==> tundra: inputs <==
Design CLOCK_TOP, start of the top module:
module CLOCK_TOP( 
	   SEG0, SEG1, SEG2, SEG3, SEG4, SEG5, SEG6, SEG7, LED, BUZ_OUT,
	   CLK50M, KEY1, KEY2, KEY3, SW0, SW1, SW2, SW3, SW4, SW5, KNOCK,
	   SENSOR, ROT_A, ROT_B
	   );
make LEC_CHECK=0 CAP_MARGIN=20 CELL_PAD_IN_SITES_DETAIL_PLACEMENT=1 CORE_ASPECT_RATIO=1.02 CORE_MARGIN=9 CORE_UTILIZATION=36 CTS_CLUSTER_SIZE=62 GPL_ROUTABILITY_DRIVEN=0 MAX_ROUTING_LAYER=met4 PLACE_DENSITY=0.82 SETUP_SLACK_MARGIN=0.53 SLEW_MARGIN=20 TNS_END_PERCENT=50 finish   # period 8.28 ns
run.sh (not shown) runs the stock make flow with config.mk's settings and CLKGATE_MAP_FILE=.
==> inputs of willow, as changes to tundra <==
CELL_PAD_IN_SITES_DETAIL_PLACEMENT = unset   (was 1)
CORE_ASPECT_RATIO = unset   (was 1.02)
CORE_MARGIN = 2   (was 9)
CORE_UTILIZATION = 61   (was 36)
CTS_CLUSTER_SIZE = unset   (was 62)
GPL_ROUTABILITY_DRIVEN = unset   (was 0)
MAX_ROUTING_LAYER = unset   (was met4)
PLACE_DENSITY = unset   (was 0.82)
SETUP_SLACK_MARGIN = 3.28   (was 0.53)
TNS_END_PERCENT = unset   (was 50)
==> flow/constraint.sdc (replaced) <==
create_clock -name core_clock -period 13.4 [get_ports {CLK50M}]
set_input_delay 2.6800 -clock core_clock [delete_from_list [all_inputs] [get_ports {CLK50M}]]
set_output_delay 2.6800 -clock core_clock [all_outputs]
set_load 0.01 [all_outputs]
==> inputs of garnet, as changes to tundra <==
CELL_PAD_IN_SITES_DETAIL_PLACEMENT = unset   (was 1)
CORE_MARGIN = 2   (was 9)
CORE_UTILIZATION = 34   (was 36)
CTS_CLUSTER_SIZE = unset   (was 62)
GPL_ROUTABILITY_DRIVEN = unset   (was 0)
MAX_ROUTING_LAYER = unset   (was met4)
PLACE_DENSITY = unset   (was 0.82)
SETUP_SLACK_MARGIN = unset   (was 0.53)
TNS_END_PERCENT = unset   (was 50)
==> flow/constraint.sdc (replaced) <==
create_clock -name core_clock -period 20.0 [get_ports {CLK50M}]
set_input_delay 4.0000 -clock core_clock [delete_from_list [all_inputs] [get_ports {CLK50M}]]
set_output_delay 4.0000 -clock core_clock [all_outputs]
set_load 0.01 [all_outputs]
==> qor summary <==
Worst path required time: tundra 6.62 ns; willow 10.72 ns; garnet 16.00 ns
Net switching fraction of the power: tundra 0.234; willow 0.214; garnet 0.213
# diodes: tundra 2; willow 0; garnet 0
Area growth from synthesis to layout: tundra 14.0%; willow 12.1%; garnet 15.1%
Number of detailed-routing iterations run before antenna repair: tundra 6; willow 8; garnet 6
GR Util met3: tundra 0.0321; willow 0.0343; garnet 0.0266
Worst slew margin: tundra 0.257; willow 0.395; garnet 0.355
Die ar.: tundra 0.0619 mm²; willow 0.0329 mm²; garnet 0.0583 mm²
TritonCTS buffer count: tundra 39; willow 37; garnet 39
Fin nets: tundra 2319; willow 2318; garnet 2319
Worst-case clock skew: tundra 0.0143 ns; willow 0.0191 ns; garnet 0.0296 ns
Multi-input gate share of total cell area: tundra 0.484; willow 0.492; garnet 0.479
Wire length of the first global-routing pass: tundra 105000 µm; willow 75100 µm; garnet 78300 µm
Part of the power in registers: tundra 0.467; willow 0.476; garnet 0.440
Fillers: tundra 6058; willow 2434; garnet 5535
Number of non-clock buffers: tundra 101; willow 102; garnet 101
Slowest cell on the critical path: tundra sky130_fd_sc_hd__dfrtp_4; willow sky130_fd_sc_hd__mux2i_1; garnet sky130_fd_sc_hd__dfrtp_4
Die width: tundra 246 µm; willow 181 µm; garnet 239 µm
Result of the run: tundra finished clean; willow finished clean; garnet finished clean
Post-route fraction of the period consumed by the critical path: tundra 0.725; willow 0.519; garnet 0.413
Height of the chip: tundra 251 µm; willow 181 µm; garnet 244 µm
Worst slack at placement: tundra 3.08 ns; willow 7.03 ns; garnet 12.32 ns
Finished Cell Area: tundra 0.0218 mm²; willow 0.0215 mm²; garnet 0.0221 mm²
Share of the core filled with cells in the final layout: tundra 0.419; willow 0.699; garnet 0.398
Placed Cells: tundra 2868; willow 2577; garnet 2892
Final hold slack: tundra 0.347 ns; willow 0.339 ns; garnet 0.342 ns
Power is estimated from default activity; no workload was simulated.
